--- config.mk ---
export PLATFORM = sky130hd
export DESIGN_NAME = cordic
export DESIGN_NICKNAME = cordic
export VERILOG_FILES = /design/flow/design.v
export SDC_FILE = /design/flow/constraint.sdc
export NUM_CORES = 4
export LEC_CHECK = 0
export ABC_AREA = 0
export CAP_MARGIN = 15
export CORE_ASPECT_RATIO = 0.73
export CORE_MARGIN = 2
export CORE_UTILIZATION = 40
export MIN_ROUTING_LAYER = met1
export PLACE_DENSITY = 0.42
export SLEW_MARGIN = 20
--- constraint.sdc ---
create_clock -name core_clock -period 10.0 [get_ports {clk}]
set_input_delay 2.0000 -clock core_clock [delete_from_list [all_inputs] [get_ports {clk}]]
set_output_delay 2.0000 -clock core_clock [all_outputs]
set_load 0.01 [all_outputs]
--- design.v ---
/*verilator lint_off EOFNEWLINE*/
/*verilator lint_off WIDTHEXPAND*/
module cordic #(
    parameter WIDTH = 16,                
    parameter ITERATIONS = 12,           
    parameter MODE = 0                   
)(
    input wire clk,
    input wire rst_n,
    input wire start,                    
    input wire [WIDTH-1:0] x_in,         
    input wire [WIDTH-1:0] y_in,         
    input wire [WIDTH-1:0] z_in,         
    output reg done,                     
    output reg [WIDTH-1:0] x_out,        
    output reg [WIDTH-1:0] y_out,        
    output reg [WIDTH-1:0] z_out         
);
    localparam IDLE = 2'd0;
    localparam SETUP = 2'd1;
    localparam ITERATE = 2'd2;
    localparam DONE = 2'd3;
    reg [1:0] state, next_state;
    reg signed [WIDTH-1:0] x, y;
    reg [WIDTH-1:0] z;
    reg signed [WIDTH-1:0] x_next, y_next;
    reg [WIDTH-1:0] z_next;
    reg [$clog2(ITERATIONS)-1:0] iteration;
    function [WIDTH-1:0] atan_table;
        input [3:0] idx;
        begin
            case (idx)
                4'd0:  atan_table = 16'd8192;    
                4'd1:  atan_table = 16'd4836;    
                4'd2:  atan_table = 16'd2555;    
                4'd3:  atan_table = 16'd1297;    
                4'd4:  atan_table = 16'd651;     
                4'd5:  atan_table = 16'd326;     
                4'd6:  atan_table = 16'd163;     
                4'd7:  atan_table = 16'd81;      
                4'd8:  atan_table = 16'd41;      
                4'd9:  atan_table = 16'd20;      
                4'd10: atan_table = 16'd10;      
                4'd11: atan_table = 16'd5;       
                default: atan_table = 16'd0;
            endcase
        end
    endfunction
    always @(posedge clk or negedge rst_n) begin
        if (!rst_n) begin
            state <= IDLE;
            x <= 0;
            y <= 0;
            z <= 0;
            iteration <= 0;
            done <= 1'b0;
            x_out <= 0;
            y_out <= 0;
            z_out <= 0;
        end else begin
            state <= next_state;
            case (state)
                IDLE: begin
                    done <= 1'b0;
                end
                SETUP: begin
                    x <= x_in;
                    y <= y_in;
                    z <= z_in;
                    iteration <= 0;
                end
                ITERATE: begin
                    x <= x_next;
                    y <= y_next;
                    z <= z_next;
                    iteration <= iteration + 1;
                end
                DONE: begin
                    done <= 1'b1;
                    x_out <= x;
                    y_out <= y;
                    z_out <= z;
                end
            endcase
        end
    end
    always @(*) begin
        next_state = state;
        case (state)
            IDLE: begin
                if (start) begin
                    next_state = SETUP;
                end
            end
            SETUP: begin
                next_state = ITERATE;
            end
            ITERATE: begin
                if (iteration == ITERATIONS - 1) begin
                    next_state = DONE;
                end
            end
            DONE: begin
                next_state = IDLE;
            end
        endcase
    end
    wire [WIDTH-1:0] shift_x = x >>> iteration;
    wire [WIDTH-1:0] shift_y = y >>> iteration;
    always @(*) begin
        x_next = x;
        y_next = y;
        z_next = z;
        if (state == ITERATE) begin
            if (MODE == 0) begin
                if (z[WIDTH-1] == 1'b0) begin   
                    x_next = x - shift_y;
                    y_next = y + shift_x;
                    z_next = z - atan_table(iteration);
                end else begin   
                    x_next = x + shift_y;
                    y_next = y - shift_x;
                    z_next = z + atan_table(iteration);
                end
            end else begin
                if (y[WIDTH-1] == 1'b0) begin   
                    x_next = x + shift_y;
                    y_next = y - shift_x;
                    z_next = z + atan_table(iteration);
                end else begin   
                    x_next = x - shift_y;
                    y_next = y + shift_x;
                    z_next = z - atan_table(iteration);
                end
            end
        end
    end
endmodule
/*verilator lint_on EOFNEWLINE*/
/*verilator lint_on WIDTHEXPAND*/ 
--- run.sh ---
#!/bin/bash
# the make line also repeats each setting of config.mk as NAME=value (left out here)
make -C /OpenROAD-flow-scripts/flow DESIGN_CONFIG=/design/flow/config.mk WORK_HOME=/design/flow/orfs CLKGATE_MAP_FILE= finish
==> impl_metrics.toml, run 1 <==
# physical design summary
[status]
run_status = "finished clean"

[placed_design]
last_weighted_congestion_value_of_the_routability_driven_placer = 0.894
io_buffers = 99
dp.final_hpwl_um = 19100
placedCellCount = 1329

[timing]
worst_pin_slew_ns = 1.01
share_of_the_cycle_needed_by_the_critical_path_after_routing_pct = 55.9
setup_tns_final_ns = 0
worst_slew_margin_rel_pct = 32.8
rsz_0062_raised_after_global_routing = "false"
final-hold-violation-count = 0
final_max_slew_viol_count = 0
max_freq_mhz = 179
final-setup-viol-count = 0
final_period_minus_worst_setup_slack_ns = 5.59
worst_clock_skew_ns = 0.0118

[setup_path]
crit_path_start_kind = "flip-flop"
slowest_delay_ns = 0.79
worstSetupStartpoint = "iteration[0]"
worst-r2r-setup-slack_ns = 4.41
worstReg2RegEnd = "y[15]"
crit_family = "AND-OR/OR-AND gates"
critical_path_peak_fanout = 32
cp.depth = 19
worstPathCellList = "buf_4 > mux2_2 > mux2i_1 > nor2_1 > nor2_1 > nor2_1 > a21oi_1 > ha_1 > o2111a_1 > a21oi_1 > xnor2_1 > ha_1 > or4_1 > o21ai_0 > a211oi_1 > o311ai_0 > a21oi_1 > a211o_1 > and3_1"
cp-end-kind = "flip-flop"
worstPathArrival_ns = 5.85
cp-endpoint = "y[15]"
rr_startpoint = "iteration[0]"
crit_required_ns = 10.26
timing.critical_path.buf_inv = 1
cp_slowest_cell = "sky130_fd_sc_hd__dfrtp_2"
timing_worst_setup_path_type = "flip-flop to flip-flop"
rr_worst_depth = 19

[yosys]
cell_type_with_the_largest_total_area_after_synthesis = "sky130_fd_sc_hd__dfrtp_1"
synth-seq-cells = 105
top_logic_kind = "multiplexers"
synth.net_count = 1104
syn-mean-instance-area_um2 = 9.43
enable_flop_cells = 0
postSynth.topFlopCell = "sky130_fd_sc_hd__dfrtp_1"
synth.cellmix.simpleShare_pct = 11.8
yosys.stat.seqShare_pct = 28.2
top_area_share_pct = 27.9
netlist_area_mm2 = 0.00932
synthArstFlopShare_pct = 100
yosys.cell_count.top_type = "sky130_fd_sc_hd__dfrtp_1"
ys_cells = 988
yosys.stat.chipArea_mm2 = 0.00932
synth.area.mux_share_pct = 22.3
yosys.area_share.adder_pct = 8.97
post_synth_num_cell_types = 76
post_synth_xor_area_fraction_pct = 6.86
syn-instance-count = 988
ys_top_cells_by_area = "sky130_fd_sc_hd__dfrtp_1 (28%), sky130_fd_sc_hd__ha_1 (8.3%), sky130_fd_sc_hd__mux2_2 (6.8%)"
synthesis.yosys.warnings = 1
yosys.area_share.aoi_pct = 17.7
post_synth_most_frequent_cells = "sky130_fd_sc_hd__dfrtp_1 (104), sky130_fd_sc_hd__nand2_1 (88), sky130_fd_sc_hd__o21ai_0 (69)"

[die]
ioPinCount = 100
dieHeight_um = 134
fp_util_pct = 40.9
core-area_mm2 = 0.0228
dieArea_mm2 = 0.0245
die-width_um = 183
fp-row-count = 47

[global_routing]
gr-usage-all-layers_pct = 22.6
antenna_found_initial = 0
largest_net_degree_at_the_start_of_global_routing = 92
first_global_vias = 7378
remaining_global_route_overflow = 0
grt_pass1_wl_um = 43000

[final_layout]
fin_cells = 1345
layout.filler_cells = 2175
finish.utilization_pct = 47.4
nNetsFinal = 1162
sequential_cell_area_mm2 = 0.00263
area.combinational_mm2 = 0.00631
syn2layout_area_growth_pct = 15.9

[clock_network]
clock_tree.buffer_depth = 2
ctsHtreeMaxLevel = 3
cts_repair_resize_count = 0
clock_tree.root_cell = "sky130_fd_sc_hd__clkbuf_16"
clock_latency_ns = 0.38
clkSinkCount = 105
clk_pin_slew_ns = 0.08
cts.hold.buffers_added = 0
cts_tree = "yes"
cts-buffers-inserted = 9
post_cts.repair.setup_buffers = 0

[drt]
route.detailed.drc = 0
detail_route.wirelength_um = 26600
starting_drt_drc_count = 498
detail_route.wl_per_cell_um = 19.8
routed_via_density = 5.67
postRouteAntennaNets = 0
route.antenna.diode_count = 0
vias = 7630
dr.pass1.iters = 5

[min_path]
min_delay_path_depth = 1
worstHoldPathType = "flip-flop to flip-flop"
worstHoldStart = "done"
worstHoldEndpoint = "done"

[job]
warning_count = 42
cap_viol_max_count = 0
-- metrics by stage --
| stage | cell area [µm²] | setup WS [ns] | hold slack [ns] |
|---|---|---|---|
| floorplan | 9320 | 4.63 | 0.459 |
| global placement | 10500 | 4.57 | 0.466 |
| detailed placement | 10500 | 4.51 | 0.471 |
| CTS | 10800 | 4.45 | 0.489 |
| global route | 10800 | 3.98 | 0.500 |
| finish | 10800 | 4.41 | 0.483 |
-- cell type report --
type                       instances  area share [%]
inverter                          29            1.01
timing repair buffer             109            9.85
clock buffer                      11            2.25
multi-input combinational        792            58.4
sequential                       105            24.4
clock inverter                     5           0.649
tap                              294            3.41
-- routing by layer --
metal / track usage [%] / share of wire [%] / vias up / wire (µm)
met1: 36.4 / 55 / 3668 / 14600
met2: 30.4 / 39 / 193 / 10400
met4: 4.61 / 0.85 / 0 / 226
met5: 0 / 0 / - / 0
li1: - / - / 3754 / -
met3: 4.37 / 5.5 / 15 / 1460
==> run 2: changes to the inputs <==
Settings changed: ABC_AREA 0 to default, CAP_MARGIN 15 to 20, CORE_ASPECT_RATIO 0.73 to default, CORE_MARGIN 2 to 7, CORE_UTILIZATION 40 to 15, GPL_TIMING_DRIVEN from default to 0, HOLD_SLACK_MARGIN from default to 0.17, MAX_ROUTING_LAYER from default to met5, MIN_ROUTING_LAYER met1 to default, PLACE_DENSITY 0.42 to default, SETUP_SLACK_MARGIN from default to -0.33, TNS_END_PERCENT from default to 55.
Clock period 10.0 ns to 3.85 ns, I/O delays scaled along.
==> impl_metrics.toml, run 2 <==
# physical design summary
[status]
so_faults = "negative setup slack"
run_status = "failed layout checks"

[setup_path]
timing.critical_path.buf_inv = 4
cp-endpoint = "x[14]"
worstSetupStartpoint = "iteration[0]"
cp-end-kind = "flip-flop"
worstPathArrival_ns = 4.92
crit_family = "AND-OR/OR-AND gates"
critical_path_peak_fanout = 10
timing_worst_setup_path_type = "flip-flop to flip-flop"
crit_path_start_kind = "flip-flop"
crit_required_ns = 4.16
worst-r2r-setup-slack_ns = -0.76
rr_worst_depth = 20
worstReg2RegEnd = "x[14]"
cp_slowest_cell = "sky130_fd_sc_hd__mux4_2"
cp.depth = 20
rr_startpoint = "iteration[0]"
worstPathCellList = "buf_12 > buf_12 > buf_4 > buf_8 > mux2_1 > mux4_2 > o21ai_2 > ha_1 > nand2_1 > nor2_1 > nor2_1 > xor2_1 > ha_1 > nand2_1 > o21ai_2 > a31oi_2 > o211ai_1 > a2111oi_2 > or3_1 > a31oi_1"
slowest_delay_ns = 0.53

[yosys]
synth.cellmix.simpleShare_pct = 11.8
cell_type_with_the_largest_total_area_after_synthesis = "sky130_fd_sc_hd__dfrtp_1"
yosys.cell_count.top_type = "sky130_fd_sc_hd__dfrtp_1"
syn-instance-count = 988
yosys.stat.seqShare_pct = 28.2
post_synth_most_frequent_cells = "sky130_fd_sc_hd__dfrtp_1 (104), sky130_fd_sc_hd__nand2_1 (88), sky130_fd_sc_hd__o21ai_0 (69)"
enable_flop_cells = 0
top_area_share_pct = 27.9
top_logic_kind = "multiplexers"
netlist_area_mm2 = 0.00932
ys_cells = 988
post_synth_xor_area_fraction_pct = 6.86
yosys.area_share.aoi_pct = 17.7
synthArstFlopShare_pct = 100
synth.area.mux_share_pct = 22.3
yosys.area_share.adder_pct = 8.97
synth.net_count = 1104
synth-seq-cells = 105
postSynth.topFlopCell = "sky130_fd_sc_hd__dfrtp_1"
syn-mean-instance-area_um2 = 9.43
ys_top_cells_by_area = "sky130_fd_sc_hd__dfrtp_1 (28%), sky130_fd_sc_hd__ha_1 (8.3%), sky130_fd_sc_hd__mux2_2 (6.8%)"
post_synth_num_cell_types = 76
synthesis.yosys.warnings = 1
yosys.stat.chipArea_mm2 = 0.00932

[clock_network]
cts.hold.buffers_added = 0
clock_latency_ns = 0.39
cts-buffers-inserted = 9
clk_pin_slew_ns = 0.08
cts_tree = "yes"
clock_tree.buffer_depth = 2
clock_tree.root_cell = "sky130_fd_sc_hd__clkbuf_16"
clkSinkCount = 105
ctsHtreeMaxLevel = 3

[drt]
route.detailed.drc = 0
detail_route.wl_per_cell_um = 20.0
detail_route.wirelength_um = 40400
route.antenna.diode_count = 0
routed_via_density = 4.34
postRouteAntennaNets = 0
vias = 8753
starting_drt_drc_count = 655
dr.pass1.iters = 6

[timing]
final_period_minus_worst_setup_slack_ns = 4.61
max_freq_mhz = 217
final-hold-violation-count = 0
final-setup-viol-count = 31
share_of_the_cycle_needed_by_the_critical_path_after_routing_pct = 120
post-route-worst-setup-slack_ns = -0.764
worst_hold_slack_ns = 0.325
final_max_slew_viol_count = 0
worst_clock_skew_ns = 0.0152
worst_pin_slew_ns = 1.08
rsz_0062_raised_after_global_routing = "true"
worst_slew_margin_rel_pct = 27.7

[die]
fp-row-count = 91
ioPinCount = 100
dieHeight_um = 263
die-width_um = 263
core-area_mm2 = 0.0616
dieArea_mm2 = 0.0693
fp_util_pct = 15.1

[global_routing]
remaining_global_route_overflow = 0
largest_net_degree_at_the_start_of_global_routing = 55
antenna_found_initial = 0
first_global_vias = 8897
grt_pass1_wl_um = 59400
gr-usage-all-layers_pct = 11.2

[final_layout]
syn2layout_area_growth_pct = 41.8
area.combinational_mm2 = 0.00708
sequential_cell_area_mm2 = 0.00263
layout.filler_cells = 6663
nNetsFinal = 1292

[job]
cap_viol_max_count = 0
warning_count = 43

[placed_design]
last_weighted_congestion_value_of_the_routability_driven_placer = 0.922
dp.final_hpwl_um = 30400
io_buffers = 99

[min_path]
worstHoldPathType = "input pin to async pin"
## run 2: timing repair
| item | 4_1_cts | 5_1_grt |
|---|---|---|
| pin swaps | 68 | 54 |
| gates resized | 142 | 72 |
| buffers inserted | 62 | 20 |
| endpoints found under the setup margin | 37 | 29 |
| endpoints found under the hold margin | 0 | 0 |
## run 2: per-stage QoR
stage | TNS (ns) | setup slack, ns | std cells | area (µm²) | utilization (%)
3_3_place_gp | -282.30 | -2.28 | 1924 | 11500 | 18.6
4_1_cts | -12.91 | -0.779 | 1999 | 12800 | 20.7
5_1_grt | -17.96 | -0.897 | 2018 | 13200 | 21.4
6_report | -13.55 | -0.764 | 2018 | 13200 | 21.4
3_5_place_dp | -46.74 | -2.13 | 1925 | 11500 | 18.7
2_1_floorplan | -7.79 | -0.734 | 988 | 9430 | -
## run 2: routing by layer
layer / share of wire [%] / vias to the layer above / track usage [%]
li1: - / 4009 / -
met1: 44 / 4419 / 14.4
met2: 49 / 273 / 19.5
met3: 4.5 / 52 / 2.10
met4: 2.5 / 0 / 2.74
met5: 0 / - / 0
## run 2: area by class of cell
type                       count  area share (%)
sequential                   105            19.9
inverter                      29           0.900
buffer                        58            2.97
clock inverter                 6           0.360
timing repair buffer         181            12.6
clock buffer                  10            1.73
tap                          837            7.93
multi-input combinational    792            53.6
==> run 3: changes to the inputs <==
Settings changed: CELL_PAD_IN_SITES_DETAIL_PLACEMENT from default to 0, CORE_ASPECT_RATIO from default to 0.9, CORE_MARGIN 7 to 2, CORE_UTILIZATION 15 to 57, GPL_TIMING_DRIVEN 0 to 1, HOLD_SLACK_MARGIN 0.17 to 0.08, MAX_ROUTING_LAYER met5 to met4, PLACE_DENSITY_LB_ADDON from default to 0.19, SETUP_SLACK_MARGIN -0.33 to default, TNS_END_PERCENT 55 to default.
Clock period 3.85 ns to 3.94 ns, I/O delays scaled along.
==> impl_metrics.toml, run 3 <==
# physical design summary
[placed_design]
placedCellCount = 1487
last_weighted_congestion_value_of_the_routability_driven_placer = 0.950
dp.final_hpwl_um = 21700
place_area_mm2 = 0.0124
io_buffers = 99
placement.setup.worst_slack_ns = -0.646

[yosys]
yosys.area_share.adder_pct = 8.97
netlist_area_mm2 = 0.00932
post_synth_num_cell_types = 76
synth.net_count = 1104
post_synth_xor_area_fraction_pct = 6.86
yosys.area_share.aoi_pct = 17.7
yosys.cell_count.top_type = "sky130_fd_sc_hd__dfrtp_1"
yosys.stat.seqShare_pct = 28.2
enable_flop_cells = 0
synth.area.mux_share_pct = 22.3
synthArstFlopShare_pct = 100
cell_type_with_the_largest_total_area_after_synthesis = "sky130_fd_sc_hd__dfrtp_1"
synth-seq-cells = 105
top_area_share_pct = 27.9
postSynth.topFlopCell = "sky130_fd_sc_hd__dfrtp_1"
ys_cells = 988
post_synth_most_frequent_cells = "sky130_fd_sc_hd__dfrtp_1 (104), sky130_fd_sc_hd__nand2_1 (88), sky130_fd_sc_hd__o21ai_0 (69)"
syn-instance-count = 988
syn-mean-instance-area_um2 = 9.43
ys_top_cells_by_area = "sky130_fd_sc_hd__dfrtp_1 (28%), sky130_fd_sc_hd__ha_1 (8.3%), sky130_fd_sc_hd__mux2_2 (6.8%)"
top_logic_kind = "multiplexers"
synth.cellmix.simpleShare_pct = 11.8
yosys.stat.chipArea_mm2 = 0.00932
synthesis.yosys.warnings = 1

[final_layout]
layout.filler_cells = 854
nNetsFinal = 1456
sequential_cell_area_mm2 = 0.00264
finish.utilization_pct = 86.1
stdcell_area_mm2 = 0.0138
syn2layout_area_growth_pct = 48.5
fin_cells = 1553
area.combinational_mm2 = 0.00708

[setup_path]
cp.depth = 18
rr_worst_depth = 18
cp-end-kind = "flip-flop"
crit_family = "AND-OR/OR-AND gates"
worstPathArrival_ns = 4.73
critical_path_peak_fanout = 7
cp_slowest_cell = "sky130_fd_sc_hd__mux4_2"
crit_path_start_kind = "flip-flop"
worstSetupStartpoint = "iteration[0]"
worstReg2RegEnd = "x[14]"
timing.critical_path.buf_inv = 4
slowest_delay_ns = 0.55
rr_startpoint = "iteration[0]"
cp-endpoint = "x[14]"
worst-r2r-setup-slack_ns = -0.59
worstPathCellList = "buf_8 > clkbuf_16 > mux4_2 > buf_4 > mux2_1 > o21ai_2 > nand4_4 > nor2_2 > a21oi_1 > xor2_1 > a21oi_1 > ha_1 > a21oi_2 > o211ai_1 > buf_4 > a2111oi_4 > or3_1 > a31oi_1"
timing_worst_setup_path_type = "flip-flop to flip-flop"
crit_required_ns = 4.14

[global_routing]
first_global_vias = 9476
antenna_found_initial = 1
largest_net_degree_at_the_start_of_global_routing = 92
remaining_global_route_overflow = 0
gr-usage-all-layers_pct = 35.6
grt_pass1_wl_um = 48600

[drt]
met3WireLength_um = 2790
detail_route.wl_per_cell_um = 21.6
detail_route.wirelength_um = 33600
met1_length_um = 14000
routed_via_density = 6.25
wl_met2_um = 15500
dr.pass1.iters = 8
vias = 9714
postRouteAntennaNets = 0
starting_drt_drc_count = 858
route.detailed.drc = 0
top_layer = "met4"

[timing]
worst_clock_skew_ns = 0.00910
rsz_0062_raised_after_global_routing = "true"
final_max_slew_viol_count = 0
final-setup-viol-count = 22
max_freq_mhz = 221
post-route-worst-setup-slack_ns = -0.592
share_of_the_cycle_needed_by_the_critical_path_after_routing_pct = 115
final_period_minus_worst_setup_slack_ns = 4.53
worst_pin_slew_ns = 1.09
final-hold-violation-count = 0
worst_slew_margin_rel_pct = 27.6

[clock_network]
ctsHtreeMaxLevel = 3
clock_tree.root_cell = "sky130_fd_sc_hd__clkbuf_16"
clkSinkCount = 105
cts_tree = "yes"
clock_latency_ns = 0.36
cts.hold.buffers_added = 0
clk_pin_slew_ns = 0.08
clock_tree.buffer_depth = 2
cts-buffers-inserted = 9

[die]
dieArea_mm2 = 0.0174
dieHeight_um = 125
fp_util_pct = 58.0
ioPinCount = 100
die-width_um = 139
fp-row-count = 44
core-area_mm2 = 0.0161

[min_path]
worstHoldPathType = "input pin to async pin"

[job]
warning_count = 43
cap_viol_max_count = 0

[status]
so_faults = "negative setup slack"
run_status = "failed layout checks"
==> run 3: timing repair <==
item / 4_1_cts / 5_1_grt
gates cloned: 1 / 2
setup buffers: 21 / 27
setup endpoints to repair: 22 / 26
pin swaps: 40 / 61
resized: 68 / 94
==> run 3: layout make-up <==
cell class | instances | share of cell area [%]
Tap cell | 207 | 1.87
Sequential cell | 105 | 19.1
Antenna cell | 1 | 0.0181
Timing Repair Buffer | 403 | 24.9
Clock buffer | 10 | 1.65
Multi-Input combinational cell | 792 | 51.1
Clock inverter | 6 | 0.524
Inverter | 29 | 0.841
==> run 3: metrics by stage <==
step	TNS (ns)	hold WS (ns)
2_1_floorplan	-4.16	0.459
6_report	-6.75	0.302
3_5_place_dp	-7.20	0.488
5_1_grt	-9.72	0.318
3_3_place_gp	-5.50	0.466
4_1_cts	-3.53	0.304
==> run 3: per-layer routing <==
layer  track usage [%]  vias up
met5                 -        -
met4              12.9        0
met3              7.51      129
met2              54.6      479
met1              46.9     4763
li1                  -     4343
==> run 4: changes to the inputs <==
Settings changed: CELL_PAD_IN_SITES_DETAIL_PLACEMENT 0 to default, CORE_ASPECT_RATIO 0.9 to default, CORE_UTILIZATION 57 to 68, CTS_CLUSTER_DIAMETER from default to 56, CTS_CLUSTER_SIZE from default to 32, GPL_TIMING_DRIVEN 1 to default, HOLD_SLACK_MARGIN 0.08 to -0.09, MAX_ROUTING_LAYER met4 to default, PLACE_DENSITY_LB_ADDON 0.19 to default, SETUP_SLACK_MARGIN from default to -0.26, TNS_END_PERCENT from default to 5.
Clock period 3.94 ns to 3.83 ns, I/O delays scaled along.
==> impl_metrics.toml, run 4 <==
# physical design summary
[status]
run_status = "did not finish"
stop_stage = "4_1_cts"
firstError = "[ERROR DPL-0033] detailed placement checks failed during check placement."

[yosys]
cell_type_with_the_largest_total_area_after_synthesis = "sky130_fd_sc_hd__dfrtp_1"
yosys.stat.chipArea_mm2 = 0.00932
netlist_area_mm2 = 0.00932
synth.area.mux_share_pct = 22.3
synthArstFlopShare_pct = 100
post_synth_num_cell_types = 76
synth.net_count = 1104
post_synth_most_frequent_cells = "sky130_fd_sc_hd__dfrtp_1 (104), sky130_fd_sc_hd__nand2_1 (88), sky130_fd_sc_hd__o21ai_0 (69)"
syn-mean-instance-area_um2 = 9.43
synthesis.yosys.warnings = 1
yosys.area_share.adder_pct = 8.97
post_synth_xor_area_fraction_pct = 6.86
synth.cellmix.simpleShare_pct = 11.8
synth-seq-cells = 105
enable_flop_cells = 0
top_logic_kind = "multiplexers"
postSynth.topFlopCell = "sky130_fd_sc_hd__dfrtp_1"
yosys.stat.seqShare_pct = 28.2
yosys.area_share.aoi_pct = 17.7
ys_cells = 988
top_area_share_pct = 27.9
syn-instance-count = 988
yosys.cell_count.top_type = "sky130_fd_sc_hd__dfrtp_1"
ys_top_cells_by_area = "sky130_fd_sc_hd__dfrtp_1 (28%), sky130_fd_sc_hd__ha_1 (8.3%), sky130_fd_sc_hd__mux2_2 (6.8%)"

[placed_design]
dp.final_hpwl_um = 25200
io_buffers = 99
last_weighted_congestion_value_of_the_routability_driven_placer = 1.00

[die]
core-area_mm2 = 0.0133
fp-row-count = 42
dieArea_mm2 = 0.0147
ioPinCount = 100
die-width_um = 121
fp_util_pct = 70.1
dieHeight_um = 121
-- run 4: per-stage QoR --
step | instances | cell area (µm²) | TNS [ns] | worst slack (ns) | utilization, %
after global placement | 1451 | 12200 | -9.23 | -0.700 | 91.7
after floorplan | 988 | 9380 | -9.12 | -0.793 | -
after detailed placement | 1451 | 12200 | -17.58 | -1.03 | 91.7
==> run 5: changes to the inputs <==
Settings changed: CORE_UTILIZATION 68 to 72, CTS_CLUSTER_DIAMETER 56 to default, CTS_CLUSTER_SIZE 32 to 38, HOLD_SLACK_MARGIN -0.09 to default, PLACE_DENSITY from default to 0.71, SETUP_SLACK_MARGIN -0.26 to 0.61, TNS_END_PERCENT 5 to default.
Clock period 3.83 ns to 4.68 ns, I/O delays scaled along.
==> impl_metrics.toml, run 5 <==
# physical design summary
[status]
run_status = "did not finish"
stop_stage = "5_1_grt"
firstError = "[ERROR GRT-0232] Routing congestion too high. Check the congestion heatmap in the GUI."

[yosys]
top_logic_kind = "multiplexers"
synth.net_count = 1104
synth.cellmix.simpleShare_pct = 11.8
syn-instance-count = 988
cell_type_with_the_largest_total_area_after_synthesis = "sky130_fd_sc_hd__dfrtp_1"
post_synth_xor_area_fraction_pct = 6.86
yosys.stat.seqShare_pct = 28.2
postSynth.topFlopCell = "sky130_fd_sc_hd__dfrtp_1"
post_synth_num_cell_types = 76
yosys.area_share.adder_pct = 8.97
ys_top_cells_by_area = "sky130_fd_sc_hd__dfrtp_1 (28%), sky130_fd_sc_hd__ha_1 (8.3%), sky130_fd_sc_hd__mux2_2 (6.8%)"
post_synth_most_frequent_cells = "sky130_fd_sc_hd__dfrtp_1 (104), sky130_fd_sc_hd__nand2_1 (88), sky130_fd_sc_hd__o21ai_0 (69)"
ys_cells = 988
netlist_area_mm2 = 0.00932
syn-mean-instance-area_um2 = 9.43
synthesis.yosys.warnings = 1
yosys.stat.chipArea_mm2 = 0.00932
yosys.cell_count.top_type = "sky130_fd_sc_hd__dfrtp_1"
synth.area.mux_share_pct = 22.3
yosys.area_share.aoi_pct = 17.7
top_area_share_pct = 27.9
synth-seq-cells = 105
synthArstFlopShare_pct = 100
enable_flop_cells = 0

[clock_network]
clock_tree.root_cell = "sky130_fd_sc_hd__clkbuf_16"
clock_tree.buffer_depth = 2
cts-buffers-inserted = 9
cts.hold.buffers_added = 0
ctsHtreeMaxLevel = 3
clkSinkCount = 105

[global_routing]
remaining_global_route_overflow = 1327
gr-usage-all-layers_pct = 104

[placed_design]
dp.final_hpwl_um = 19800
io_buffers = 99
last_weighted_congestion_value_of_the_routability_driven_placer = 1.03

[die]
core-area_mm2 = 0.0126
fp-row-count = 41
ioPinCount = 100
dieArea_mm2 = 0.0139
die-width_um = 118
fp_util_pct = 73.8
dieHeight_um = 118
run 5: stage by stage:
step,std cells,instance area (µm²),setup WS [ns],TNS [ns],hold slack (ns)
CTS,1299,11700,0.294,0,0.510
detailed placement,1241,10700,-0.0205,-0.0205,0.494
global placement,1240,10700,0.161,0,0.464
floorplan,988,9490,0.116,0,0.459
run 5: repair_timing:
action,CTS
endpoints found under the setup margin,23
pin swaps,34
cloned,1
resized,88
buffers inserted,41
run 5: layer usage:
layer	overflow	track usage [%]
met2	912	131
met1	35	93.8
met3	27	83.2
met5	4	53.3
met4	349	119
==> run 6: changes to the inputs <==
Settings changed: CELL_PAD_IN_SITES_GLOBAL_PLACEMENT from default to 1, CORE_UTILIZATION 72 to 40, CTS_CLUSTER_DIAMETER from default to 380, CTS_CLUSTER_SIZE 38 to 98, PLACE_DENSITY 0.71 to 0.38, SETUP_SLACK_MARGIN 0.61 to -0.9.
Clock period 4.68 ns to 10.0 ns, I/O delays scaled along.
==> impl_metrics.toml, run 6 <==
# physical design summary
[drt]
postRouteAntennaNets = 0
detail_route.wl_per_cell_um = 19.1
routed_via_density = 5.63
route.detailed.drc = 0
starting_drt_drc_count = 487
route.antenna.diode_count = 0
vias = 7686
dr.pass1.iters = 5
detail_route.wirelength_um = 26000

[yosys]
enable_flop_cells = 0
yosys.stat.seqShare_pct = 28.2
yosys.stat.chipArea_mm2 = 0.00932
synth.net_count = 1104
post_synth_most_frequent_cells = "sky130_fd_sc_hd__dfrtp_1 (104), sky130_fd_sc_hd__nand2_1 (88), sky130_fd_sc_hd__o21ai_0 (69)"
netlist_area_mm2 = 0.00932
synth.area.mux_share_pct = 22.3
synth.cellmix.simpleShare_pct = 11.8
top_area_share_pct = 27.9
ys_cells = 988
ys_top_cells_by_area = "sky130_fd_sc_hd__dfrtp_1 (28%), sky130_fd_sc_hd__ha_1 (8.3%), sky130_fd_sc_hd__mux2_2 (6.8%)"
yosys.area_share.adder_pct = 8.97
syn-instance-count = 988
postSynth.topFlopCell = "sky130_fd_sc_hd__dfrtp_1"
synthArstFlopShare_pct = 100
synth-seq-cells = 105
synthesis.yosys.warnings = 1
yosys.area_share.aoi_pct = 17.7
cell_type_with_the_largest_total_area_after_synthesis = "sky130_fd_sc_hd__dfrtp_1"
post_synth_num_cell_types = 76
yosys.cell_count.top_type = "sky130_fd_sc_hd__dfrtp_1"
post_synth_xor_area_fraction_pct = 6.86
top_logic_kind = "multiplexers"
syn-mean-instance-area_um2 = 9.43

[clock_network]
cts_tree = "yes"
clock_tree.buffer_depth = 2
clkSinkCount = 105
cts_repair_resize_count = 0
clock_tree.root_cell = "sky130_fd_sc_hd__clkbuf_16"
clk_pin_slew_ns = 0.08
ctsHtreeMaxLevel = 3
clock_latency_ns = 0.36
cts-buffers-inserted = 9
cts.hold.buffers_added = 0
post_cts.repair.setup_buffers = 0

[setup_path]
cp-end-kind = "flip-flop"
worstPathArrival_ns = 5.86
worst-r2r-setup-slack_ns = 4.38
timing_worst_setup_path_type = "flip-flop to flip-flop"
cp_slowest_cell = "sky130_fd_sc_hd__buf_4"
worstPathCellList = "buf_4 > inv_1 > ha_1 > nor2b_1 > o31a_1 > or4_1 > nor3_1 > a21oi_1 > xor2_1 > ha_1 > a21o_1 > a21o_1 > a211oi_1 > o21a_1 > nor3_1 > a2111oi_0 > a31oi_1 > o211a_1"
cp.depth = 18
crit_required_ns = 10.25
cp-endpoint = "z[15]"
timing.critical_path.buf_inv = 2
rr_worst_depth = 18
worstSetupStartpoint = "iteration[0]"
critical_path_peak_fanout = 62
worstReg2RegEnd = "z[15]"
crit_family = "AND-OR/OR-AND gates"
crit_path_start_kind = "flip-flop"
slowest_delay_ns = 0.62
rr_startpoint = "iteration[0]"

[timing]
final_period_minus_worst_setup_slack_ns = 5.62
final-hold-violation-count = 0
setup_tns_final_ns = 0
worst_pin_slew_ns = 1.01
final_max_slew_viol_count = 0
worst_slew_margin_rel_pct = 33.0
worst_clock_skew_ns = 0.00810
max_freq_mhz = 178
worst_hold_slack_ns = 0.483
share_of_the_cycle_needed_by_the_critical_path_after_routing_pct = 56.2
final-setup-viol-count = 0
rsz_0062_raised_after_global_routing = "false"

[die]
fp-row-count = 55
fp_util_pct = 40.9
core-area_mm2 = 0.0228
dieHeight_um = 157
die-width_um = 157
dieArea_mm2 = 0.0245
ioPinCount = 100

[global_routing]
gr-usage-all-layers_pct = 21.9
first_global_vias = 7554
antenna_found_initial = 0
remaining_global_route_overflow = 0
largest_net_degree_at_the_start_of_global_routing = 92
grt_pass1_wl_um = 42100

[final_layout]
syn2layout_area_growth_pct = 16.2
sequential_cell_area_mm2 = 0.00263
finish.utilization_pct = 47.5
layout.filler_cells = 2208
area.combinational_mm2 = 0.00631
nNetsFinal = 1162

[job]
warning_count = 42
cap_viol_max_count = 0

[min_path]
min_delay_path_depth = 1
worstHoldPathType = "flip-flop to flip-flop"
worstHoldStart = "done"
worstHoldEndpoint = "done"

[placed_design]
last_weighted_congestion_value_of_the_routability_driven_placer = 0.854
dp.final_hpwl_um = 18500
io_buffers = 99

[status]
run_status = "finished clean"
## run 6: area by class of cell
cell class	count	area share [%]
multi-input cells	792	58.3
flip-flops and latches	105	24.3
repair buffers	109	9.82
well taps	313	3.62
clock buffers	10	2.11
inverters	29	1.01
clock inverters	6	0.832
## run 6: stage by stage
stage	setup slack [ns]	instances	instance area [µm²]
floorplan	4.63	988	9320
global placement	4.53	1348	10500
detailed placement	4.39	1348	10500
CTS	4.35	1364	10800
global route	3.89	1364	10800
finish	4.38	1364	10800
## run 6: metal layers
metal | up-vias | wire length (µm) | GRT usage [%]
met2 | 189 | 11900 | 35.2
met4 | 0 | 552 | 6.12
met1 | 3714 | 12400 | 31.0
li1 | 3751 | - | -
met5 | - | 0 | 0
met3 | 32 | 1110 | 2.99
==> run 7: changes to the inputs <==
Settings changed: CAP_MARGIN 20 to 40, CELL_PAD_IN_SITES_GLOBAL_PLACEMENT 1 to default, CORE_ASPECT_RATIO from default to 0.5, CORE_UTILIZATION 40 to 33, CTS_CLUSTER_DIAMETER 380 to 332, CTS_CLUSTER_SIZE 98 to 100, PLACE_DENSITY 0.38 to default, SETUP_SLACK_MARGIN -0.9 to 2.88.
==> impl_metrics.toml, run 7 <==
# physical design summary
[clock_network]
cts_repair_resize_count = 0
cts-buffers-inserted = 9
clkSinkCount = 105
cts_tree = "yes"
clock_tree.root_cell = "sky130_fd_sc_hd__clkbuf_16"
clock_tree.buffer_depth = 2
cts.hold.buffers_added = 0
clk_pin_slew_ns = 0.08
ctsHtreeMaxLevel = 3
clock_latency_ns = 0.37
post_cts.repair.setup_buffers = 0

[setup_path]
worstPathArrival_ns = 5.71
slowest_delay_ns = 0.69
worstPathCellList = "buf_4 > mux2_1 > mux4_2 > a21oi_1 > ha_1 > nor2_1 > xor2_1 > ha_1 > a21o_1 > a21oi_1 > o21bai_1 > a2111oi_0 > o31ai_1 > o211a_1 > or3_1 > a31o_1"
timing.critical_path.buf_inv = 1
critical_path_peak_fanout = 54
rr_worst_depth = 16
crit_required_ns = 10.26
cp_slowest_cell = "sky130_fd_sc_hd__a2111oi_0"
cp-endpoint = "y[14]"
cp.depth = 16
worstSetupStartpoint = "iteration[0]"
worstReg2RegEnd = "y[14]"
cp-end-kind = "flip-flop"
crit_path_start_kind = "flip-flop"
worst-r2r-setup-slack_ns = 4.55
crit_family = "AND-OR/OR-AND gates"
rr_startpoint = "iteration[0]"
timing_worst_setup_path_type = "flip-flop to flip-flop"

[global_routing]
antenna_found_initial = 1
gr-usage-all-layers_pct = 18.1
first_global_vias = 7508
grt_pass1_wl_um = 42400
remaining_global_route_overflow = 0
largest_net_degree_at_the_start_of_global_routing = 92

[yosys]
enable_flop_cells = 0
top_area_share_pct = 27.9
post_synth_xor_area_fraction_pct = 6.86
ys_top_cells_by_area = "sky130_fd_sc_hd__dfrtp_1 (28%), sky130_fd_sc_hd__ha_1 (8.3%), sky130_fd_sc_hd__mux2_2 (6.8%)"
synthArstFlopShare_pct = 100
cell_type_with_the_largest_total_area_after_synthesis = "sky130_fd_sc_hd__dfrtp_1"
yosys.area_share.adder_pct = 8.97
yosys.stat.chipArea_mm2 = 0.00932
synthesis.yosys.warnings = 1
yosys.stat.seqShare_pct = 28.2
yosys.cell_count.top_type = "sky130_fd_sc_hd__dfrtp_1"
top_logic_kind = "multiplexers"
post_synth_num_cell_types = 76
synth.cellmix.simpleShare_pct = 11.8
synth-seq-cells = 105
syn-mean-instance-area_um2 = 9.43
netlist_area_mm2 = 0.00932
postSynth.topFlopCell = "sky130_fd_sc_hd__dfrtp_1"
syn-instance-count = 988
synth.net_count = 1104
ys_cells = 988
post_synth_most_frequent_cells = "sky130_fd_sc_hd__dfrtp_1 (104), sky130_fd_sc_hd__nand2_1 (88), sky130_fd_sc_hd__o21ai_0 (69)"
yosys.area_share.aoi_pct = 17.7
synth.area.mux_share_pct = 22.3

[job]
warning_count = 40
cap_viol_max_count = 0

[drt]
detail_route.wl_per_cell_um = 18.5
vias = 7825
starting_drt_drc_count = 596
postRouteAntennaNets = 0
route.detailed.drc = 0
dr.pass1.iters = 5
routed_via_density = 5.45
detail_route.wirelength_um = 26600
route.antenna.diode_count = 0

[die]
dieArea_mm2 = 0.0297
fp_util_pct = 33.6
dieHeight_um = 123
core-area_mm2 = 0.0277
die-width_um = 242
fp-row-count = 43
ioPinCount = 100

[placed_design]
io_buffers = 99
last_weighted_congestion_value_of_the_routability_driven_placer = 0.855
dp.final_hpwl_um = 19300

[timing]
rsz_0062_raised_after_global_routing = "false"
worst_clock_skew_ns = 0.00841
final_period_minus_worst_setup_slack_ns = 5.45
setup_tns_final_ns = 0
worst_slew_margin_rel_pct = 52.0
worst_pin_slew_ns = 0.702
final_max_slew_viol_count = 0
final-setup-viol-count = 0
final-hold-violation-count = 0
max_freq_mhz = 184
share_of_the_cycle_needed_by_the_critical_path_after_routing_pct = 54.5

[final_layout]
finish.utilization_pct = 39.4
layout.filler_cells = 2798
sequential_cell_area_mm2 = 0.00263
syn2layout_area_growth_pct = 17.2
area.combinational_mm2 = 0.00631
nNetsFinal = 1165

[min_path]
worstHoldPathType = "flip-flop to flip-flop"
worstHoldEndpoint = "state[0]"
worstHoldStart = "state[0]"
min_delay_path_depth = 2

[status]
run_status = "finished clean"
[run 7: per-stage QoR]
step | hold WS (ns) | std cells | setup slack [ns] | cell area (µm²)
after floorplan | 0.459 | 988 | 4.63 | 9320
after global placement | 0.466 | 1418 | 4.79 | 10600
after detailed placement | 0.477 | 1418 | 4.61 | 10600
after CTS | 0.490 | 1434 | 4.57 | 10900
after global routing | 0.515 | 1436 | 4.25 | 10900
final | 0.484 | 1436 | 4.55 | 10900
[run 7: per-layer routing]
layer  part of all wire (%)  track usage (%)  vias up
met5                      0                0        -
met3                    5.3             3.61       28
li1                       -                -     3757
met2                     44             28.1      185
met1                     49             26.1     3855
met4                    1.3             3.43        0
[run 7: layout make-up]
type	instances	share of cell area, %
clock buffer	12	2.26
clock inverter	4	0.263
inverter	29	0.996
multi-input combinational	792	57.8
sequential	105	24.1
tap	382	4.38
timing repair buffer	112	10.2
==> run 8: changes to the inputs <==
Settings changed: CAP_MARGIN 40 to 20, CORE_ASPECT_RATIO 0.5 to default, CORE_UTILIZATION 33 to 10, CTS_CLUSTER_DIAMETER 332 to default, CTS_CLUSTER_SIZE 100 to default, SETUP_SLACK_MARGIN 2.88 to default.
Clock period 10.0 ns to 14.5 ns, I/O delays scaled along.
==> impl_metrics.toml, run 8 <==
# physical design summary
[global_routing]
first_global_vias = 7404
gr-usage-all-layers_pct = 6.81
grt_pass1_wl_um = 48900
antenna_found_initial = 3
largest_net_degree_at_the_start_of_global_routing = 92
remaining_global_route_overflow = 0

[drt]
vias = 7782
routed_via_density = 3.39
route.detailed.drc = 0
starting_drt_drc_count = 544
detail_route.wl_per_cell_um = 14.2
dr.pass1.iters = 5
postRouteAntennaNets = 0
detail_route.wirelength_um = 32700

[clock_network]
clk_pin_slew_ns = 0.08
clock_tree.buffer_depth = 2
clkSinkCount = 105
cts_repair_resize_count = 0
ctsHtreeMaxLevel = 3
clock_tree.root_cell = "sky130_fd_sc_hd__clkbuf_16"
post_cts.repair.setup_buffers = 0
clock_latency_ns = 0.37
cts.hold.buffers_added = 0
cts_tree = "yes"
cts-buffers-inserted = 9

[yosys]
post_synth_num_cell_types = 76
synth-seq-cells = 105
syn-mean-instance-area_um2 = 9.43
ys_cells = 988
synth.cellmix.simpleShare_pct = 11.8
yosys.stat.seqShare_pct = 28.2
postSynth.topFlopCell = "sky130_fd_sc_hd__dfrtp_1"
synth.net_count = 1104
netlist_area_mm2 = 0.00932
ys_top_cells_by_area = "sky130_fd_sc_hd__dfrtp_1 (28%), sky130_fd_sc_hd__ha_1 (8.3%), sky130_fd_sc_hd__mux2_2 (6.8%)"
syn-instance-count = 988
synth.area.mux_share_pct = 22.3
yosys.cell_count.top_type = "sky130_fd_sc_hd__dfrtp_1"
synthArstFlopShare_pct = 100
top_logic_kind = "multiplexers"
yosys.area_share.adder_pct = 8.97
enable_flop_cells = 0
post_synth_most_frequent_cells = "sky130_fd_sc_hd__dfrtp_1 (104), sky130_fd_sc_hd__nand2_1 (88), sky130_fd_sc_hd__o21ai_0 (69)"
top_area_share_pct = 27.9
synthesis.yosys.warnings = 1
yosys.area_share.aoi_pct = 17.7
post_synth_xor_area_fraction_pct = 6.86
cell_type_with_the_largest_total_area_after_synthesis = "sky130_fd_sc_hd__dfrtp_1"
yosys.stat.chipArea_mm2 = 0.00932

[setup_path]
worstSetupStartpoint = "iteration[0]"
crit_required_ns = 14.77
worstReg2RegEnd = "y[14]"
cp-endpoint = "y[14]"
worstPathArrival_ns = 5.71
cp_slowest_cell = "sky130_fd_sc_hd__buf_4"
slowest_delay_ns = 0.63
crit_path_start_kind = "flip-flop"
cp-end-kind = "flip-flop"
cp.depth = 16
timing.critical_path.buf_inv = 1
worst-r2r-setup-slack_ns = 9.05
worstPathCellList = "buf_4 > mux2_1 > mux4_2 > a21oi_1 > ha_1 > nor2_1 > xor2_1 > ha_1 > a21o_1 > a21oi_1 > o21bai_1 > a2111oi_0 > o31ai_1 > o211a_1 > or3_1 > a31o_1"
crit_family = "AND-OR/OR-AND gates"
rr_startpoint = "iteration[0]"
rr_worst_depth = 16
timing_worst_setup_path_type = "flip-flop to flip-flop"
critical_path_peak_fanout = 55

[timing]
rsz_0062_raised_after_global_routing = "false"
final_max_slew_viol_count = 0
max_freq_mhz = 184
share_of_the_cycle_needed_by_the_critical_path_after_routing_pct = 37.6
post-route-worst-setup-slack_ns = 9.05
final-hold-violation-count = 0
final-setup-viol-count = 0
setup_tns_final_ns = 0
worst_slew_margin_rel_pct = 35.6
worst_pin_slew_ns = 0.965
worst_clock_skew_ns = 0.00798
final_period_minus_worst_setup_slack_ns = 5.45

[status]
run_status = "finished clean"

[final_layout]
nNetsFinal = 1162
syn2layout_area_growth_pct = 28.7

[die]
ioPinCount = 100
dieArea_mm2 = 0.0956
core-area_mm2 = 0.0919
dieHeight_um = 309
fp_util_pct = 10.1
fp-row-count = 111
die-width_um = 309

[min_path]
min_delay_path_depth = 2
worstHoldEndpoint = "state[0]"
worstHoldPathType = "flip-flop to flip-flop"
worstHoldStart = "state[0]"

[placed_design]
placement.setup.worst_slack_ns = 9.11
io_buffers = 99
last_weighted_congestion_value_of_the_routability_driven_placer = 0.829
dp.final_hpwl_um = 25400

[job]
cap_viol_max_count = 0
warning_count = 40
## run 8: cell type report
type | count | area (µm²)
fillers | 10543 | 79900
multi-input cells | 792 | 6310
flip-flops and latches | 105 | 2630
well taps | 1243 | 1560
repair buffers | 109 | 1060
clock buffers | 10 | 239
inverters | 29 | 109
clock inverters | 6 | 85.1
diodes | 1 | 2.50
## run 8: metrics by stage
stage | std cells | utilization [%] | hold slack, ns | cell area (µm²)
floorplan | 988 | - | 0.459 | 9320
global placement | 2278 | 12.7 | 0.473 | 11700
detailed placement | 2278 | 12.7 | 0.474 | 11700
CTS | 2294 | 13.0 | 0.487 | 12000
global route | 2294 | 13.0 | 0.523 | 12000
finish | 2295 | 13.0 | 0.484 | 12000
## run 8: routing by layer
layer	global-route usage [%]	vias up	part of all wire (%)	routed length [µm]
li1	-	3746	-	-
met1	8.79	3841	45	14800
met2	11.5	169	48	15800
met3	1.82	22	5.8	1890
met4	1.02	4	0.69	224
met5	0	-	0.061	20
==> run 9: changes to the inputs <==
Settings changed: ABC_AREA from default to 1, CAP_MARGIN 20 to 40, CORE_UTILIZATION 10 to 72, CTS_CLUSTER_DIAMETER from default to 374, CTS_CLUSTER_SIZE from default to 93, PLACE_DENSITY from default to 0.38, SETUP_SLACK_MARGIN from default to -0.23.
Clock period 14.5 ns to 3.42 ns, I/O delays scaled along.
==> impl_metrics.toml, run 9 <==
# physical design summary
[clock_network]
cts-buffers-inserted = 9
ctsHtreeMaxLevel = 3
cts.hold.buffers_added = 0
clock_tree.root_cell = "sky130_fd_sc_hd__clkbuf_16"
clock_tree.buffer_depth = 2
clkSinkCount = 105

[die]
core-area_mm2 = 0.0120
dieHeight_um = 115
die-width_um = 115
fp-row-count = 40
ioPinCount = 100
dieArea_mm2 = 0.0132
fp_util_pct = 73.8

[yosys]
yosys.stat.seqShare_pct = 29.7
top_area_share_pct = 29.4
postSynth.topFlopCell = "sky130_fd_sc_hd__dfrtp_1"
netlist_area_mm2 = 0.00886
synthArstFlopShare_pct = 100
post_synth_num_cell_types = 46
synth-seq-cells = 105
yosys.cell_count.top_type = "sky130_fd_sc_hd__nand2_1"
syn-mean-instance-area_um2 = 6.58
synth.net_count = 1463
ys_cells = 1347
yosys.area_share.adder_pct = 9.43
yosys.area_share.aoi_pct = 14.7
post_synth_xor_area_fraction_pct = 4.45
post_synth_most_frequent_cells = "sky130_fd_sc_hd__nand2_1 (477), sky130_fd_sc_hd__nand3_1 (154), sky130_fd_sc_hd__inv_1 (115)"
ys_top_cells_by_area = "sky130_fd_sc_hd__dfrtp_1 (29%), sky130_fd_sc_hd__nand2_1 (20%), sky130_fd_sc_hd__ha_1 (8.8%)"
synthesis.yosys.warnings = 1
synth.area.mux_share_pct = 0
top_logic_kind = "simple AND/OR/NAND/NOR gates"
enable_flop_cells = 0
synth.cellmix.simpleShare_pct = 33.6
yosys.stat.chipArea_mm2 = 0.00886
syn-instance-count = 1347
cell_type_with_the_largest_total_area_after_synthesis = "sky130_fd_sc_hd__dfrtp_1"

[placed_design]
placement.setup.worst_slack_ns = -0.402
place_area_mm2 = 0.0108
last_weighted_congestion_value_of_the_routability_driven_placer = 1.07
io_buffers = 99
dp.final_hpwl_um = 23200

[status]
firstError = "[ERROR DPL-0038] Utilization greater than 100%, impossible to legalize"
run_status = "did not finish"
stop_stage = "5_1_grt"
## run 9: through the flow
| stage | TNS [ns] | util [%] | std cells |
|---|---|---|---|
| CTS | -3.06 | 94.2 | 1692 |
| global placement | -0.631 | 89.7 | 1662 |
| floorplan | -0.00865 | - | 1347 |
| detailed placement | -3.59 | 89.9 | 1663 |
## run 9: timing repair
item / in CTS
setup buffers: 13
pin swaps: 21
setup endpoints to repair: 16
resized: 44
cloned: 0
==> run 10: changes to the inputs <==
Settings changed: ABC_AREA 1 to 0, CAP_MARGIN 40 to 20, CELL_PAD_IN_SITES_DETAIL_PLACEMENT from default to 2, CORE_ASPECT_RATIO from default to 1.98, CORE_UTILIZATION 72 to 71, CTS_CLUSTER_DIAMETER 374 to default, CTS_CLUSTER_SIZE 93 to default, GPL_TIMING_DRIVEN from default to 0, PLACE_DENSITY 0.38 to default, PLACE_DENSITY_LB_ADDON from default to 0.15, SETUP_SLACK_MARGIN -0.23 to default, SLEW_MARGIN 20 to 15.
Clock period 3.42 ns to 10.1 ns, I/O delays scaled along.
==> impl_metrics.toml, run 10 <==
# physical design summary
[yosys]
cell_type_with_the_largest_total_area_after_synthesis = "sky130_fd_sc_hd__dfrtp_1"
top_area_share_pct = 27.9
yosys.area_share.aoi_pct = 17.7
synth.net_count = 1104
synth.cellmix.simpleShare_pct = 11.8
yosys.cell_count.top_type = "sky130_fd_sc_hd__dfrtp_1"
top_logic_kind = "multiplexers"
syn-instance-count = 988
enable_flop_cells = 0
ys_cells = 988
yosys.stat.chipArea_mm2 = 0.00932
synth-seq-cells = 105
post_synth_xor_area_fraction_pct = 6.86
synthesis.yosys.warnings = 1
yosys.area_share.adder_pct = 8.97
synthArstFlopShare_pct = 100
syn-mean-instance-area_um2 = 9.43
ys_top_cells_by_area = "sky130_fd_sc_hd__dfrtp_1 (28%), sky130_fd_sc_hd__ha_1 (8.3%), sky130_fd_sc_hd__mux2_2 (6.8%)"
postSynth.topFlopCell = "sky130_fd_sc_hd__dfrtp_1"
netlist_area_mm2 = 0.00932
synth.area.mux_share_pct = 22.3
post_synth_num_cell_types = 76
yosys.stat.seqShare_pct = 28.2
post_synth_most_frequent_cells = "sky130_fd_sc_hd__dfrtp_1 (104), sky130_fd_sc_hd__nand2_1 (88), sky130_fd_sc_hd__o21ai_0 (69)"

[die]
core-area_mm2 = 0.0130
ioPinCount = 100
die-width_um = 85.4
dieArea_mm2 = 0.0141
fp-row-count = 59
dieHeight_um = 165
fp_util_pct = 71.7

[status]
firstError = "[ERROR DPL-0033] detailed placement checks failed during check placement."
run_status = "did not finish"
stop_stage = "3_5_place_dp"

[placed_design]
io_buffers = 99
last_weighted_congestion_value_of_the_routability_driven_placer = 1.07
## run 10: stage by stage
step	hold WS, ns	instances	setup slack [ns]
after floorplan	0.459	988	4.73
after global placement	0.463	1239	3.18
==> run 11: changes to the inputs <==
Settings changed: ABC_AREA 0 to default, CAP_MARGIN 20 to 0, CELL_PAD_IN_SITES_DETAIL_PLACEMENT 2 to 0, CORE_ASPECT_RATIO 1.98 to 0.9, CORE_UTILIZATION 71 to 72, CTS_CLUSTER_DIAMETER from default to 238, CTS_CLUSTER_SIZE from default to 40, GPL_TIMING_DRIVEN 0 to 1, HOLD_SLACK_MARGIN from default to -0.09, MAX_ROUTING_LAYER from default to met4, PLACE_DENSITY_LB_ADDON 0.15 to 0.01, SLEW_MARGIN 15 to 20, TNS_END_PERCENT from default to 40.
Clock period 10.1 ns to 4.49 ns, I/O delays scaled along.
==> impl_metrics.toml, run 11 <==
# physical design summary
[timing]
post-route-worst-setup-slack_ns = -0.0585
final_period_minus_worst_setup_slack_ns = 4.55
final_max_slew_viol_count = 0
rsz_0062_raised_after_global_routing = "true"
worst_clock_skew_ns = 0.0101
worst_pin_slew_ns = 0.913
final-setup-viol-count = 2
share_of_the_cycle_needed_by_the_critical_path_after_routing_pct = 101
final-hold-violation-count = 0
max_freq_mhz = 220
worst_slew_margin_rel_pct = 39.2

[die]
die-width_um = 124
fp_util_pct = 73.5
ioPinCount = 100
core-area_mm2 = 0.0127
dieHeight_um = 112
fp-row-count = 39
dieArea_mm2 = 0.0139

[placed_design]
dp.final_hpwl_um = 18800
place_area_mm2 = 0.0108
io_buffers = 99
last_weighted_congestion_value_of_the_routability_driven_placer = 1.05
placedCellCount = 1249

[drt]
postRouteAntennaNets = 0
detail_route.wl_per_cell_um = 23.1
dr.pass1.iters = 10
route.antenna.diode_count = 0
detail_route.wirelength_um = 29700
wl_met2_um = 13400
top_layer = "met4"
routed_via_density = 7.06
route.detailed.drc = 0
starting_drt_drc_count = 1099
met1_length_um = 11500
met3WireLength_um = 3610
vias = 9092

[final_layout]
syn2layout_area_growth_pct = 23.3
nNetsFinal = 1235
fin_cells = 1288
finish.utilization_pct = 90.6
stdcell_area_mm2 = 0.0115

[global_routing]
grt_pass1_wl_um = 43500
first_global_vias = 8420
largest_net_degree_at_the_start_of_global_routing = 92
antenna_found_initial = 0
remaining_global_route_overflow = 0
gr-usage-all-layers_pct = 41.3

[status]
so_faults = "negative setup slack"
run_status = "failed layout checks"

[yosys]
syn-instance-count = 988
post_synth_num_cell_types = 76
yosys.stat.chipArea_mm2 = 0.00932
ys_cells = 988
postSynth.topFlopCell = "sky130_fd_sc_hd__dfrtp_1"
synth.net_count = 1104
synth-seq-cells = 105
yosys.stat.seqShare_pct = 28.2
enable_flop_cells = 0
netlist_area_mm2 = 0.00932
yosys.cell_count.top_type = "sky130_fd_sc_hd__dfrtp_1"
syn-mean-instance-area_um2 = 9.43
post_synth_xor_area_fraction_pct = 6.86
synth.area.mux_share_pct = 22.3
yosys.area_share.aoi_pct = 17.7
cell_type_with_the_largest_total_area_after_synthesis = "sky130_fd_sc_hd__dfrtp_1"
ys_top_cells_by_area = "sky130_fd_sc_hd__dfrtp_1 (28%), sky130_fd_sc_hd__ha_1 (8.3%), sky130_fd_sc_hd__mux2_2 (6.8%)"
post_synth_most_frequent_cells = "sky130_fd_sc_hd__dfrtp_1 (104), sky130_fd_sc_hd__nand2_1 (88), sky130_fd_sc_hd__o21ai_0 (69)"
synthArstFlopShare_pct = 100
synth.cellmix.simpleShare_pct = 11.8
synthesis.yosys.warnings = 1
top_area_share_pct = 27.9
top_logic_kind = "multiplexers"
yosys.area_share.adder_pct = 8.97

[setup_path]
worstReg2RegEnd = "y[15]"
timing.critical_path.buf_inv = 4
cp-end-kind = "flip-flop"
worstPathArrival_ns = 4.81
slowest_delay_ns = 0.46
cp.depth = 18
cp-endpoint = "y[15]"
rr_startpoint = "iteration[0]"
worstSetupStartpoint = "iteration[0]"
worstPathCellList = "buf_12 > buf_4 > buf_4 > mux2_4 > mux2i_2 > a21oi_1 > o32ai_1 > nand4_1 > buf_4 > nor4_2 > nor2_1 > xnor2_1 > ha_1 > or3_1 > o311ai_4 > a21oi_1 > a211o_1 > and3_1"
cp_slowest_cell = "sky130_fd_sc_hd__o32ai_1"
crit_path_start_kind = "flip-flop"
critical_path_peak_fanout = 6
rr_worst_depth = 18
crit_required_ns = 4.75
timing_worst_setup_path_type = "flip-flop to flip-flop"
crit_family = "AND-OR/OR-AND gates"
worst-r2r-setup-slack_ns = -0.06
critical-path-top-cell-by-count = "sky130_fd_sc_hd__buf_4"

[clock_network]
clock_tree.root_cell = "sky130_fd_sc_hd__clkbuf_16"
clk_pin_slew_ns = 0.08
clkSinkCount = 105
cts-buffers-inserted = 9
clock_tree.buffer_depth = 2
ctsHtreeMaxLevel = 3
cts.hold.buffers_added = 0
cts_tree = "yes"
clock_latency_ns = 0.38

[min_path]
worstHoldPathType = "flip-flop to flip-flop"
min_delay_path_depth = 1
worstHoldStart = "x_out[8]"
worstHoldEndpoint = "x_out[8]"

[job]
cap_viol_max_count = 0
warning_count = 42
==> run 11: per-stage QoR <==
stage                     setup TNS (ns)  hold slack (ns)  worst slack (ns)
after global routing              -0.810            0.528            -0.202
after floorplan                   -0.143            0.459            -0.133
after CTS                              0            0.511           0.00344
after detailed placement          -0.124            0.483            -0.106
after global placement                 0            0.463             0.108
final                            -0.0894            0.510           -0.0585
==> run 11: repair_timing <==
action / in CTS / in global routing
hold endpoints to repair: 0 / 0
setup buffers: 0 / 23
endpoints found under the setup margin: 5 / 11
cloned: 0 / 0
pin swaps: 2 / 32
gates resized: 6 / 53
==> run 11: per-layer routing <==
metal,vias to the layer above,track usage [%]
met2,723,61.1
li1,3884,-
met3,145,8.97
met5,-,-
met1,4340,56.3
met4,0,14.5
==> run 11: cell type report <==
| cell class | instances | area (µm²) |
|---|---|---|
| clock inverters | 7 | 62.6 |
| multi-input cells | 792 | 6600 |
| fillers | 554 | 1190 |
| flip-flops and latches | 105 | 2640 |
| inverters | 29 | 111 |
| repair buffers | 182 | 1650 |
| clock buffers | 9 | 225 |
| well taps | 164 | 205 |
